==> 01-19: inputs <==
// top
module top(
    input wire clk,
    input wire reset,
    input wire [7:0] next_in,
    output wire [7:0] f
    );
Settings: LEC_CHECK=0, ABC_AREA=1, CAP_MARGIN=20, CELL_PAD_IN_SITES_DETAIL_PLACEMENT=1, CELL_PAD_IN_SITES_GLOBAL_PLACEMENT=1, CORE_ASPECT_RATIO=1.2, CORE_MARGIN=9, CORE_UTILIZATION=42, CTS_CLUSTER_DIAMETER=133, CTS_CLUSTER_SIZE=75, GPL_ROUTABILITY_DRIVEN=0, GPL_TIMING_DRIVEN=0, MAX_ROUTING_LAYER=met4, SETUP_SLACK_MARGIN=1.59, SLEW_MARGIN=5, TNS_END_PERCENT=50; clock period 10.0 ns.
run.sh (not shown) runs the stock make flow with config.mk's settings and CLKGATE_MAP_FILE=.
==> 09-23: changes against 01-19 <==
==> flow/config.mk (replaced) <==
export PLATFORM = sky130hd
export DESIGN_NAME = top
export DESIGN_NICKNAME = top
export VERILOG_FILES = /design/flow/design.v
export SDC_FILE = /design/flow/constraint.sdc
export NUM_CORES = 4
export LEC_CHECK = 0
export CAP_MARGIN = 20
export CORE_MARGIN = 2
export CORE_UTILIZATION = 70
export SETUP_SLACK_MARGIN = -0.36
export SLEW_MARGIN = 20
==> flow/constraint.sdc (replaced) <==
create_clock -name core_clock -period 5.28 [get_ports {clk}]
set_input_delay 1.0560 -clock core_clock [delete_from_list [all_inputs] [get_ports {clk}]]
set_output_delay 1.0560 -clock core_clock [all_outputs]
set_load 0.01 [all_outputs]
==> 11-10: changes against 01-19 <==
==> flow/config.mk (replaced) <==
export PLATFORM = sky130hd
export DESIGN_NAME = top
export DESIGN_NICKNAME = top
export VERILOG_FILES = /design/flow/design.v
export SDC_FILE = /design/flow/constraint.sdc
export NUM_CORES = 4
export LEC_CHECK = 0
export CAP_MARGIN = 20
export CELL_PAD_IN_SITES_GLOBAL_PLACEMENT = 1
export CORE_MARGIN = 2
export CORE_UTILIZATION = 42
export CTS_CLUSTER_DIAMETER = 133
export CTS_CLUSTER_SIZE = 20
export SLEW_MARGIN = 20
==> 01-01: changes against 01-19 <==
==> flow/config.mk (replaced) <==
export PLATFORM = sky130hd
export DESIGN_NAME = top
export DESIGN_NICKNAME = top
export VERILOG_FILES = /design/flow/design.v
export SDC_FILE = /design/flow/constraint.sdc
export NUM_CORES = 4
export LEC_CHECK = 0
export CAP_MARGIN = 20
export CELL_PAD_IN_SITES_GLOBAL_PLACEMENT = 0
export CORE_MARGIN = 2
export CORE_UTILIZATION = 67
export CTS_CLUSTER_DIAMETER = 133
export CTS_CLUSTER_SIZE = 20
export SLEW_MARGIN = 20
==> flow_summary.toml <==
# yosys + openroad results
[timing]
worst_slack_ns = -0.450
finalSetupViolations = 8

[outcome]
failed_checks = "negative setup slack"
status = "failed layout checks"

[yosys]
syn_nets = 1378

[critical_path]
cp_top_family = "AND-OR/OR-AND gates"

[finish]
clkCellAreaFrac = 0.0399
the above is filed under 11-10

==> flow_summary.toml <==
# yosys + openroad results
[outcome]
status = "timing/DRC/antenna clean"

[timing]
worst_slack_ns = 1.55
finalSetupViolations = 0

[critical_path]
cp_top_family = "AND-OR/OR-AND gates"

[yosys]
syn_nets = 1749

[finish]
clkCellAreaFrac = 0.0412
the above is filed under 01-19

==> flow_summary.toml <==
# implementation run metrics
[yosys]
ys_sh_mux = 0.0825
syn_nets = 1378
ys.flops = 142

[place]
dp.cells = 1720

[die]
die_h_microns = 134
core.rowCount = 47
die-area_sq_um = 17900
die-width_microns = 134
fp_util = 0.713

[outcome]
toolErrorMsg = "[ERROR GRT-0232] Routing congestion too high. Check the congestion heatmap in the GUI."
stop_stage = "5_1_grt"
status = "did not finish"

[cts]
post_cts_buffers = 37
the above is filed under 09-23

==> flow_summary.toml <==
# yosys + openroad results
[outcome]
status = "failed layout checks"
failed_checks = "negative setup slack"

[finish]
clkCellAreaFrac = 0.0406
num-nets-final = 1548

[die]
coreArea_sq_um = 17200

[detailed_routing]
drt-vias-per-instance = 6.57
routed.top_layer = "met4"

[timing]
finalSetupViolations = 12
fin_crit_ns = 10.55
worst_slack_ns = -0.552

[yosys]
syn_nets = 1378

[critical_path]
cp_top_family = "AND-OR/OR-AND gates"
the above is filed under 01-01


---

==> job 5765 <==
==> flow/design.v <==
`timescale 1ns / 1ps
module adder(
    input wire [7:0] in1,
    input wire [7:0] in2,
    input wire sub,  
    output wire [7:0] out
    );
    reg [7:0] tmp;
    wire s0,s1,s2,s3,s4,s5,s6,s7;
    wire co0,co1,co2,co3,co4,co5,co6,co7;
    fa f0(in1[0],in2[0],1'b0,s0,co0);
    fa f1(in1[1],in2[1],co0,s1,co1);
    fa f2(in1[2],in2[2],co1,s2,co2);
    fa f3(in1[3],in2[3],co2,s3,co3);
    fa f4(in1[4],in2[4],co3,s4,co4);
    fa f5(in1[5],in2[5],co4,s5,co5);
    fa f6(in1[6],in2[6],co5,s6,co6);
    fa f7(in1[7],in2[7],co6,s7,co7);  
    assign out = {s7,s6,s5,s4,s3,s2,s1,s0} + sub;
endmodule 
module fa( input A,
       input B,
       input CIN,
       output S,
       output COUT
       );
       assign S = A^B^CIN;
       assign COUT = (A&B) | (CIN&A) | (CIN&B);
endmodule
`timescale 1ns / 1ps
module multiplier(
    input wire [7:0] in1,
    input wire [7:0] in2,
    output wire [7:0] out 
    );
    wire [8:0] A_out1, A_out2, A_out3, A_out4, A_out5, A_out6, A_out7, A_out8;
    wire [7:0] Q_out1, Q_out2, Q_out3, Q_out4, Q_out5, Q_out6, Q_out7, Q_out8;
    wire q0_1, q0_2, q0_3, q0_4, q0_5, q0_6, q0_7, q0_8; 
    Booth B1 (
        9'h000,in1,in2,1'b0,
        A_out1,Q_out1,q0_1
        );
    Booth B2 (
        A_out1,in1,Q_out1,q0_1,
        A_out2,Q_out2,q0_2
        );
    Booth B3 (
        A_out2,in1,Q_out2,q0_2,
        A_out3,Q_out3,q0_3
        );
    Booth B4 (
        A_out3,in1,Q_out3,q0_3,
        A_out4,Q_out4,q0_4
        );
    Booth B5 (
        A_out4,in1,Q_out4,q0_4,
        A_out5,Q_out5,q0_5
        );
    Booth B6 (
        A_out5,in1,Q_out5,q0_5,
        A_out6,Q_out6,q0_6
        );
    Booth B7 (
        A_out6,in1,Q_out6,q0_6,
        A_out7,Q_out7,q0_7
        );
    Booth B8 (
        A_out7,in1,Q_out7,q0_7,
        A_out8,Q_out8,q0_8
        );
    assign out = A_out8[7:0];  
endmodule
module Booth(
    input [8:0] A_in,
    input [7:0] M,
    input [7:0] Q_in,
    input  q0,
    output reg [8:0] A_out,
    output reg [7:0] Q_out,
    output reg q0_out
    );
    wire [8:0] sum, diff;
    assign sum = A_in + {M[7], M};
    assign diff = A_in - {M[7], M};
    always@(A_in,Q_in,M,q0,sum,diff)
    begin
        case({Q_in[0],q0})
            2'b00,2'b11: {A_out, Q_out, q0_out} = {A_in[8], A_in, Q_in};
            2'b01: {A_out, Q_out, q0_out} = {sum[8], sum, Q_in};
            default: {A_out, Q_out, q0_out} = {diff[8], diff, Q_in};
        endcase
    end
endmodule
`timescale 1ns / 1ps
module register(
    input wire [7:0] din,
    input wire clk,
    input wire reset,
    input wire ld,
    output reg [7:0] data
    );
    always@(posedge clk or posedge reset)
    begin
        if(reset == 1)
            data <= 0;
        else if(ld == 1)
            data <= din;
    end
endmodule
`timescale 1ns / 1ps
module controller(
    input wire clk,
    input wire reset,
    output reg [3:0] state,
    output reg [9:0] load, mul_en, add1_en, add2_en, mul_read, add1_read, add2_read  
    );
    parameter [3:0] s1 = 4'b0000,
                    s2 = 4'b0001,
                    s3 = 4'b0011,
                    s4 = 4'b0010,
                    s5 = 4'b0110,
                    s6 = 4'b0111,
                    s7 = 4'b1111,
                    s8 = 4'b1110,
                    s9 = 4'b1010,
                    s10 = 4'b1011,
                    s11 = 4'b1001,
                    s12 = 4'b1000;
    reg not_first_flag;  
    always@(posedge clk or posedge reset)
    begin
        if(reset)
            begin
                state <= s1;
                not_first_flag <= 1'b0;
            end
        else
        begin
            if(state == s3)
                not_first_flag <= 1'b1;
            case(state)
                s1: state <= s2;
                s2: state <= s3;
                s3: state <= s4;
                s4: state <= s5;
                s5: state <= s6;
                s6: state <= s7;
                s7: state <= s8;
                s8: state <= s9;
                s9: state <= s10;
                s10: state <= s11;
                s11: state <= s12;
                s12: state <= s1;
                default: state <= s1;
            endcase
        end       
    end
    always@(*)
    begin
        load = 0;
        mul_en = 0;
        add1_en = 0;
        add2_en = 0;
        mul_read = 0;
        add1_read = 0;
        add2_read = 0;
        case(state)
            s1: 
                begin
                    load = 10'b0000000001;
                    if(not_first_flag)
                    begin
                        mul_en = 0; 
                        add1_en = 10'b1000001000; 
                        add2_en = 10'b0001000100; 
                        mul_read = 0; 
                        add1_read = 10'b0000000100;
                        add2_read = 0;
                    end
                end
            s2: 
                begin
                    load = 10'b0000000010;
                    if(not_first_flag)
                    begin
                        mul_en = 0; 
                        add1_en = 0; 
                        add2_en = 10'b0010001000; 
                        mul_read = 0; 
                        add1_read = 10'b0000001000;
                        add2_read = 0;
                    end
                end
            s3:
                begin
                    load = 10'b0000000100; 
                    mul_en = 0; 
                    add1_en = 0; 
                    add2_en = 0; 
                    mul_read = 0; 
                    add1_read = 0;
                    add2_read = 0;
                end
            s4:
                begin
                    load = 10'b0000001000;
                    mul_en = 0;
                    add1_en = 0; 
                    add2_en = 0; 
                    mul_read = 0;
                    add1_read = 0;
                    add2_read = 0;
                end
            s5:
                begin
                    load = 10'b0000010000;
                    mul_en = 0;
                    add1_en = 0; 
                    add2_en = 0; 
                    mul_read = 0;
                    add1_read = 0;
                    add2_read = 0;
                end
            s6:
                begin
                    load = 10'b0000100000;
                    mul_en = 10'b0000010001;  
                    add1_en = 0; 
                    add2_en = 0; 
                    mul_read = 0;
                    add1_read = 0;
                    add2_read = 0;
                end
            s7:
                begin
                    load = 10'b0001000000;
                    mul_en = 10'b0000100010;  
                    add1_en = 0; 
                    add2_en = 0; 
                    mul_read = 10'b0000000001;  
                    add1_read = 0;
                    add2_read = 0;
                end
            s8:
                begin
                    load = 10'b0010000000;  
                    mul_en = 10'b0001000100;  
                    add1_en = 0; 
                    add2_en = 0; 
                    mul_read = 10'b0000000010;  
                    add1_read = 0;
                    add2_read = 0;
                end
            s9:
                begin
                    load = 10'b0100000000;  
                    mul_en = 10'b0010001000;  
                    add1_en = 0; 
                    add2_en = 0; 
                    mul_read = 10'b0000000100;  
                    add1_read = 0;
                    add2_read = 0;
                end
            s10:
                begin
                    load = 10'b1000000000;  
                    mul_en = 0; 
                    add1_en = 10'b0100000001; 
                    add2_en = 0; 
                    mul_read = 10'b0000001000;  
                    add1_read = 0;
                    add2_read = 0;
                end
            s11:
                begin
                    load = 10'b0100000000;  
                    mul_en = 0; 
                    add1_en = 10'b1000000010; 
                    add2_en = 10'b0000010001; 
                    mul_read = 0; 
                    add1_read = 10'b0000000001;
                    add2_read = 0;
                end
            s12:
                begin
                    load = 10'b1000000000;  
                    mul_en = 0; 
                    add1_en = 10'b0100000100; 
                    add2_en = 10'b0000100010; 
                    mul_read = 0; 
                    add1_read = 10'b0000000010;
                    add2_read = 0;
                end
            default: 
                load = 0;
        endcase
    end
endmodule
`timescale 1ns / 1ps
module datapath(
    input wire clk,
    input wire reset,
    input wire [3:0] state,
    input wire [7:0] next_in,
    input wire [9:0] load, mul_en, add1_en, add2_en, mul_read, add1_read, add2_read,  
    output wire [7:0] r1,r2,r3,r4,r5,r6,r7,r8,r9,r10,  
    output reg [7:0] f
    );
    parameter [3:0] s1 = 4'b0000,
                    s2 = 4'b0001,
                    s3 = 4'b0011,
                    s4 = 4'b0010,
                    s5 = 4'b0110,
                    s6 = 4'b0111,
                    s7 = 4'b1111,
                    s8 = 4'b1110,
                    s9 = 4'b1010,
                    s10 = 4'b1011,
                    s11 = 4'b1001,
                    s12 = 4'b1000;
    wire [7:0] sum1,sum2,prod;  
    reg [7:0] add11,add12,add21,add22,mul1,mul2;
    reg not_first_flag;  
    adder A1(add11,add12,1'b0,sum1);  
    adder A2(add21,~add22,1'b1,sum2);  
    multiplier M1(mul1,mul2,prod);
    register reg1((load[0]) ? next_in : (mul_read[0]) ? prod : (add1_read[0]) ? sum1 : (add2_read[0]) ? sum2 : 8'b0,
        clk,reset,
        load[0] || mul_read[0] || add1_read[0] || add2_read[0],
        r1);
    register reg2((load[1]) ? next_in : (mul_read[1]) ? prod : (add1_read[1]) ? sum1 : (add2_read[1]) ? sum2 : 8'b0,
        clk,reset,
        load[1] || mul_read[1] || add1_read[1] || add2_read[1],
        r2);
    register reg3((load[2]) ? next_in : (mul_read[2]) ? prod : (add1_read[2]) ? sum1 : (add2_read[2]) ? sum2 : 8'b0,
        clk,reset,
        load[2] || mul_read[2] || add1_read[2] || add2_read[2],
        r3);
    register reg4((load[3]) ? next_in : (mul_read[3]) ? prod : (add1_read[3]) ? sum1 : (add2_read[3]) ? sum2 : 8'b0,
        clk,reset,
        load[3] || mul_read[3] || add1_read[3] || add2_read[3],
        r4);
    register reg5((load[4]) ? next_in : (mul_read[4]) ? prod : (add1_read[4]) ? sum1 : (add2_read[4]) ? sum2 : 8'b0,
        clk,reset,
        load[4] || mul_read[4] || add1_read[4] || add2_read[4],
        r5);
    register reg6((load[5]) ? next_in : (mul_read[5]) ? prod : (add1_read[5]) ? sum1 : (add2_read[5]) ? sum2 : 8'b0,
        clk,reset,
        load[5] || mul_read[5] || add1_read[5] || add2_read[5],
        r6);
    register reg7((load[6]) ? next_in : (mul_read[6]) ? prod : (add1_read[6]) ? sum1 : (add2_read[6]) ? sum2 : 8'b0,
        clk,reset,
        load[6] || mul_read[6] || add1_read[6] || add2_read[6],
        r7);
    register reg8((load[7]) ? next_in : (mul_read[7]) ? prod : (add1_read[7]) ? sum1 : (add2_read[7]) ? sum2 : 8'b0,
        clk,reset,
        load[7] || mul_read[7] || add1_read[7] || add2_read[7],
        r8);
    register reg9((load[8]) ? next_in : (mul_read[8]) ? prod : (add1_read[8]) ? sum1 : (add2_read[8]) ? sum2 : 8'b0,
        clk,reset,
        load[8] || mul_read[8] || add1_read[8] || add2_read[8],
        r9);
    register reg10((load[9]) ? next_in : (mul_read[9]) ? prod : (add1_read[9]) ? sum1 : (add2_read[9]) ? sum2 : 8'b0,
        clk,reset,
        load[9] || mul_read[9] || add1_read[9] || add2_read[9],
        r10);
    always@(posedge clk or posedge reset)
    begin
        if(reset)
        begin
            f <= 0;     
            not_first_flag <= 1'b0;
        end
        else
        begin
            case(state)
                s1, s2, s3:
                    if(not_first_flag)
                        f <= sum2;
                s4:
                    not_first_flag <= 1'b1;
                s12:
                    f <= sum2;
                default: ;
            endcase
        end
    end
    always@(posedge clk)
    begin
        case(state)
            s1:
                begin
                    if(not_first_flag)
                    begin
                        add11 <= r4;
                        add12 <= r10;
                        add21 <= sum1;
                        add22 <= r7;
                    end
                end
            s2:
                begin
                    if(not_first_flag)
                    begin
                        add21 <= sum1;
                        add22 <= r8;
                    end
                end
            s6:  
                begin
                    mul1 <= r1;
                    mul2 <= r5;
                end
            s7:  
                begin
                    mul1 <= r2;
                    mul2 <= r6;
                end
            s8:  
                begin
                    mul1 <= r3;
                    mul2 <= r7;
                end
            s9:  
                begin
                    mul1 <= r4;
                    mul2 <= r8;
                end
            s10:  
                begin
                    add11 <= r1;
                    add12 <= r9;
                end
            s11:  
                begin
                    add11 <= r2;
                    add12 <= r10;
                    add21 <= sum1;
                    add22 <= r5;
                end
            s12:  
                begin
                    add11 <= r3;
                    add12 <= r9;
                    add21 <= sum1;
                    add22 <= r6;
                end
            default: ;
        endcase
    end
endmodule
`timescale 1ns / 1ps
module top(
    input wire clk,
    input wire reset,
    input wire [7:0] next_in,
    output wire [7:0] f
    );
    wire [7:0] r1,r2,r3,r4,r5,r6,r7,r8,r9,r10;  
    wire [9:0] load, mul_en, add1_en, add2_en, mul_read, add1_read, add2_read;
    wire [3:0] state;
    controller C1(
        clk,
        reset,
        state,
        load, mul_en, add1_en, add2_en, mul_read, add1_read, add2_read  
    );
    datapath DP1(
        clk,
        reset,
        state,
        next_in,
        load, mul_en, add1_en, add2_en, mul_read, add1_read, add2_read,  
        r1,r2,r3,r4,r5,r6,r7,r8,r9,r10,  
        f
    );
endmodule
==> flow/run.sh <==
#!/bin/bash
# the make line also repeats each setting of config.mk as NAME=value (left out here)
make -C /OpenROAD-flow-scripts/flow DESIGN_CONFIG=/design/flow/config.mk WORK_HOME=/design/flow/orfs CLKGATE_MAP_FILE= finish
==> flow/config.mk <==
export PLATFORM = sky130hd
export DESIGN_NAME = top
export DESIGN_NICKNAME = top
export VERILOG_FILES = /design/flow/design.v
export SDC_FILE = /design/flow/constraint.sdc
export NUM_CORES = 4
export LEC_CHECK = 0
export CAP_MARGIN = 20
export CELL_PAD_IN_SITES_DETAIL_PLACEMENT = 1
export CELL_PAD_IN_SITES_GLOBAL_PLACEMENT = 0
export CORE_ASPECT_RATIO = 0.5
export CORE_MARGIN = 7
export CORE_UTILIZATION = 33
export CTS_CLUSTER_DIAMETER = 392
export CTS_CLUSTER_SIZE = 98
export HOLD_SLACK_MARGIN = 0.28
export PLACE_DENSITY_LB_ADDON = 0.11
export SLEW_MARGIN = 20
export TNS_END_PERCENT = 15
==> flow/constraint.sdc <==
create_clock -name core_clock -period 12.0 [get_ports {clk}]
set_input_delay 2.4000 -clock core_clock [delete_from_list [all_inputs] [get_ports {clk}]]
set_output_delay 2.4000 -clock core_clock [all_outputs]
set_load 0.01 [all_outputs]
==> inputs of job 5122, as changes to job 5765 <==
- ABC_AREA: not set -> 0
- CELL_PAD_IN_SITES_DETAIL_PLACEMENT: 1 -> not set
- CELL_PAD_IN_SITES_GLOBAL_PLACEMENT: 0 -> not set
- CORE_ASPECT_RATIO: 0.5 -> not set
- CORE_MARGIN: 7 -> 2
- CORE_UTILIZATION: 33 -> 72
- CTS_CLUSTER_DIAMETER: 392 -> 400
- CTS_CLUSTER_SIZE: 98 -> 95
- HOLD_SLACK_MARGIN: 0.28 -> not set
- PLACE_DENSITY: not set -> 0.8
- PLACE_DENSITY_LB_ADDON: 0.11 -> not set
- TNS_END_PERCENT: 15 -> not set
==> flow/constraint.sdc (replaced) <==
create_clock -name core_clock -period 7.55 [get_ports {clk}]
set_input_delay 1.5100 -clock core_clock [delete_from_list [all_inputs] [get_ports {clk}]]
set_output_delay 1.5100 -clock core_clock [all_outputs]
set_load 0.01 [all_outputs]
==> inputs of job 3950, as changes to job 5765 <==
- CORE_UTILIZATION: 33 -> 56
- HOLD_SLACK_MARGIN: 0.28 -> not set
==> changes_impl.md <==
### Changed

* First Err: [ERROR DPL-0033] detailed placement checks failed during check placement.
* Core Util at FP at 73.9%
* DIE AREA at about 17000 sq um
* Status: aborted with a tool error
* Placed inst area at 14000 sq um
* GP Congestion at 1.03
* Failing step: clock tree synthesis (4_1_cts)
[end of results for job 5122]
==> changes_impl.md <==
### Physical design

* Status: timing/DRC/antenna clean
* Hold Path Class: reg2reg
* Crit path time final at 11.52 ns
* Post-Layout Inst Area at around 13000 sq um
* HP Start: DP1.reg10.data[6]
* Placed inst area at 12600 sq um
* Hold Path End: DP1.reg10.data[6]
* DIE AREA at 41500 sq um
* Core Util at FP at 33.8%
* GP Congestion at 0.860
[end of results for job 5765]
==> changes_impl.md <==
### Physical design

* Status: timing/DRC/antenna clean
* DIE AREA at around 26000 sq um
* GP Congestion at 0.919
* Top cells by area: dfrtp_1 (20%), edfxtp_1 (12%), mux2_2 (6.9%), ha_1 (6.7%), nand2_1 (5.1%)
* Biggest Area Class: multi-input combinational cells
* Multiplexer share at 8.25%
* Internal Power at 1.10 mW
[end of results for job 3950]
Power is estimated from default activity; no workload was simulated.
